==> inputs of v4 <==
Design x_corr, start of the top module:
module x_corr #(parameter xi_bits = 12,
                parameter xq_bits = 12,
                parameter yi_bits = 12,
                parameter yq_bits = 12,
                parameter i_bits = 31,
                parameter q_bits = 31,
                parameter length = 102,
                parameter length_counter_bits = 7,
                parameter out_max_bits = 62
                )
   (input clk,
    input                              rst,
    output                             s_axis_tready,
    input [xi_bits - 1:0]              xi,
    input [xq_bits - 1:0]              xq,
    input [yi_bits - 1:0]              yi,
    input [yq_bits - 1:0]              yq,
    input                              m_axis_tvalid,
    input                              m_axis_tready,
    output [out_max_bits - 1:0]        out_max,
    output [length_counter_bits - 1:0] index,
    output                             s_axis_tvalid
    );
   wire                                s_axis_product_tvalid;
   wire                                m_axis_x_tvalid;
   wire                                m_axis_y_tvalid;
   wire                                m_axis_product_tready;
   wire signed [31 - 1:0] i;
   wire signed [31 - 1:0] q;
   assign m_axis_x_tvalid = m_axis_tvalid;
   assign m_axis_y_tvalid = m_axis_tvalid;
   assign m_axis_product_tready = s_axis_tready;
   dot_prod_pip #(.xi_bits(12),
                  .xq_bits(12),
                  .yi_bits(12),
                  .yq_bits(12),
                  .i_bits(31),
                  .q_bits(31),
                  .dot_length(100),
                  .dot_length_counter_bits(7),
                  .sum_i_bits(31),
                  .sum_q_bits(31)
                  ) dp_x_corr (.clk(clk),
                               .rst(rst),
                               .m_axis_product_tready(m_axis_product_tready),
                               .m_axis_x_tvalid(m_axis_x_tvalid),
                               .xi(xi),
                               .xq(xq),
                               .m_axis_y_tvalid(m_axis_y_tvalid),
                               .yi(yi),
  ...
Settings: LEC_CHECK=0, ABC_AREA=1, CAP_MARGIN=20, CELL_PAD_IN_SITES_DETAIL_PLACEMENT=1, CELL_PAD_IN_SITES_GLOBAL_PLACEMENT=3, CORE_MARGIN=3, CORE_UTILIZATION=46, CTS_CLUSTER_DIAMETER=109, CTS_CLUSTER_SIZE=61, GPL_ROUTABILITY_DRIVEN=1, GPL_TIMING_DRIVEN=0, HOLD_SLACK_MARGIN=0.02, MIN_ROUTING_LAYER=met2, PLACE_DENSITY_LB_ADDON=0.13, SLEW_MARGIN=15, TNS_END_PERCENT=45; clock period 15.8 ns.
run.sh (not shown) runs the stock make flow with config.mk's settings and CLKGATE_MAP_FILE=.
==> v22: changes against v4 <==
- ABC_AREA: 1 -> default
- CELL_PAD_IN_SITES_DETAIL_PLACEMENT: 1 -> default
- CELL_PAD_IN_SITES_GLOBAL_PLACEMENT: 3 -> default
- CORE_MARGIN: 3 -> 2
- CORE_UTILIZATION: 46 -> 40
- CTS_CLUSTER_DIAMETER: 109 -> default
- CTS_CLUSTER_SIZE: 61 -> default
- GPL_ROUTABILITY_DRIVEN: 1 -> default
- GPL_TIMING_DRIVEN: 0 -> default
- HOLD_SLACK_MARGIN: 0.02 -> default
- MIN_ROUTING_LAYER: met2 -> default
- PLACE_DENSITY_LB_ADDON: 0.13 -> default
- SLEW_MARGIN: 15 -> 20
- TNS_END_PERCENT: 45 -> default
==> flow/constraint.sdc (replaced) <==
create_clock -name core_clock -period 10.0 [get_ports {clk}]
set_input_delay 2.0000 -clock core_clock [delete_from_list [all_inputs] [get_ports {clk}]]
set_output_delay 2.0000 -clock core_clock [all_outputs]
set_load 0.01 [all_outputs]
==> v18: changes against v4 <==
- ABC_AREA: 1 -> default
- CAP_MARGIN: 20 -> 30
- CELL_PAD_IN_SITES_DETAIL_PLACEMENT: 1 -> default
- CELL_PAD_IN_SITES_GLOBAL_PLACEMENT: 3 -> default
- CORE_ASPECT_RATIO: default -> 0.65
- CORE_MARGIN: 3 -> 2
- CORE_UTILIZATION: 46 -> 18
- CTS_CLUSTER_DIAMETER: 109 -> default
- CTS_CLUSTER_SIZE: 61 -> default
- GPL_ROUTABILITY_DRIVEN: 1 -> 0
- HOLD_SLACK_MARGIN: 0.02 -> default
- MIN_ROUTING_LAYER: met2 -> default
- PLACE_DENSITY_LB_ADDON: 0.13 -> 0.04
- SLEW_MARGIN: 15 -> 20
- TNS_END_PERCENT: 45 -> default
==> flow/constraint.sdc (replaced) <==
create_clock -name core_clock -period 15.3 [get_ports {clk}]
set_input_delay 3.0600 -clock core_clock [delete_from_list [all_inputs] [get_ports {clk}]]
set_output_delay 3.0600 -clock core_clock [all_outputs]
set_load 0.01 [all_outputs]
==> v39: changes against v4 <==
- ABC_AREA: 1 -> default
- CELL_PAD_IN_SITES_DETAIL_PLACEMENT: 1 -> 0
- CELL_PAD_IN_SITES_GLOBAL_PLACEMENT: 3 -> default
- CORE_MARGIN: 3 -> 2
- CORE_UTILIZATION: 46 -> 72
- CTS_CLUSTER_SIZE: 61 -> 13
- GPL_TIMING_DRIVEN: 0 -> default
- HOLD_SLACK_MARGIN: 0.02 -> default
- MIN_ROUTING_LAYER: met2 -> met1
- PLACE_DENSITY_LB_ADDON: 0.13 -> default
- SETUP_SLACK_MARGIN: default -> 1.81
- SLEW_MARGIN: 15 -> 20
- TNS_END_PERCENT: 45 -> default
==> comparison table <==
Outcome: v39 no timing/DRC/antenna violations; v22 no timing/DRC/antenna violations; v18 no timing/DRC/antenna violations; v4 stopped before the end
Failing step: v39 -; v22 -; v18 -; v4 3_1_place_gp_skip_io
Setup slack after layout: v39 6.171 ns; v22 1.075 ns; v18 2.482 ns; v4 -
CP arrival: v39 10.20 ns; v22 9.52 ns; v18 13.55 ns; v4 -
Met2 capacity usage during global routing: v39 62.32%; v22 34.78%; v18 22.25%; v4 -
Clk pwr: v39 1.53 mW; v22 3.14 mW; v18 2.56 mW; v4 -
Final Instance Count excl. Fillers: v39 14770; v22 16520; v18 21970; v4 -
Sinks on Clock Net: v39 690; v22 690; v18 690; v4 -
# resized after CTS: v39 0; v22 0; v18 0; v4 -
TritonCTS Buffers: v39 67; v22 83; v18 104; v4 -
Number of global-route vias before repair: v39 92080; v22 86570; v18 96740; v4 -
Clk ins delay skew pair: v39 0.68 ns; v22 0.73 ns; v18 0.88 ns; v4 -
Multi-input gate area: v39 89020 sq um; v22 89030 sq um; v18 89340 sq um; v4 -
Yosys simple share: v39 13.09%; v22 13.09%; v18 13.09%; v4 18.81%
Share of final layout cell area taken by clock buffers and inverters: v39 1.591%; v22 2.277%; v18 2.631%; v4 -
Post-cts hold-fix buffer tally: v39 0; v22 0; v18 0; v4 -
Post-route minimum period: v39 9.629 ns; v22 8.925 ns; v18 12.82 ns; v4 -
Critical R2R Launch: v39 dp_x_corr.q[4]; v22 dp_x_corr.q[4]; v18 dp_x_corr.q[30]; v4 -
Non-clk bufs: v39 242; v22 298; v18 867; v4 -
Reg2Reg Setup Slack: v39 6.17 ns; v22 1.07 ns; v18 2.48 ns; v4 -
Hold-critical path endpoint: v39 arg_max_xc.s_axis_tvalid; v22 arg_max_xc.s_axis_tvalid; v18 arg_max_xc.s_axis_tvalid; v4 -
Detailed placer's ending HPWL: v39 240900 um; v22 243900 um; v18 550900 um; v4 -
Clock buf count: v39 72; v22 123; v18 153; v4 -
Comb gates: v39 8666; v22 8666; v18 8666; v4 -
Synth top area share: v39 41.84%; v22 41.84%; v18 41.84%; v4 38.35%
Leading power group: v39 combinational logic; v22 combinational logic; v18 combinational logic; v4 -
No activity file was given, so power comes from the tool's default toggle rates.
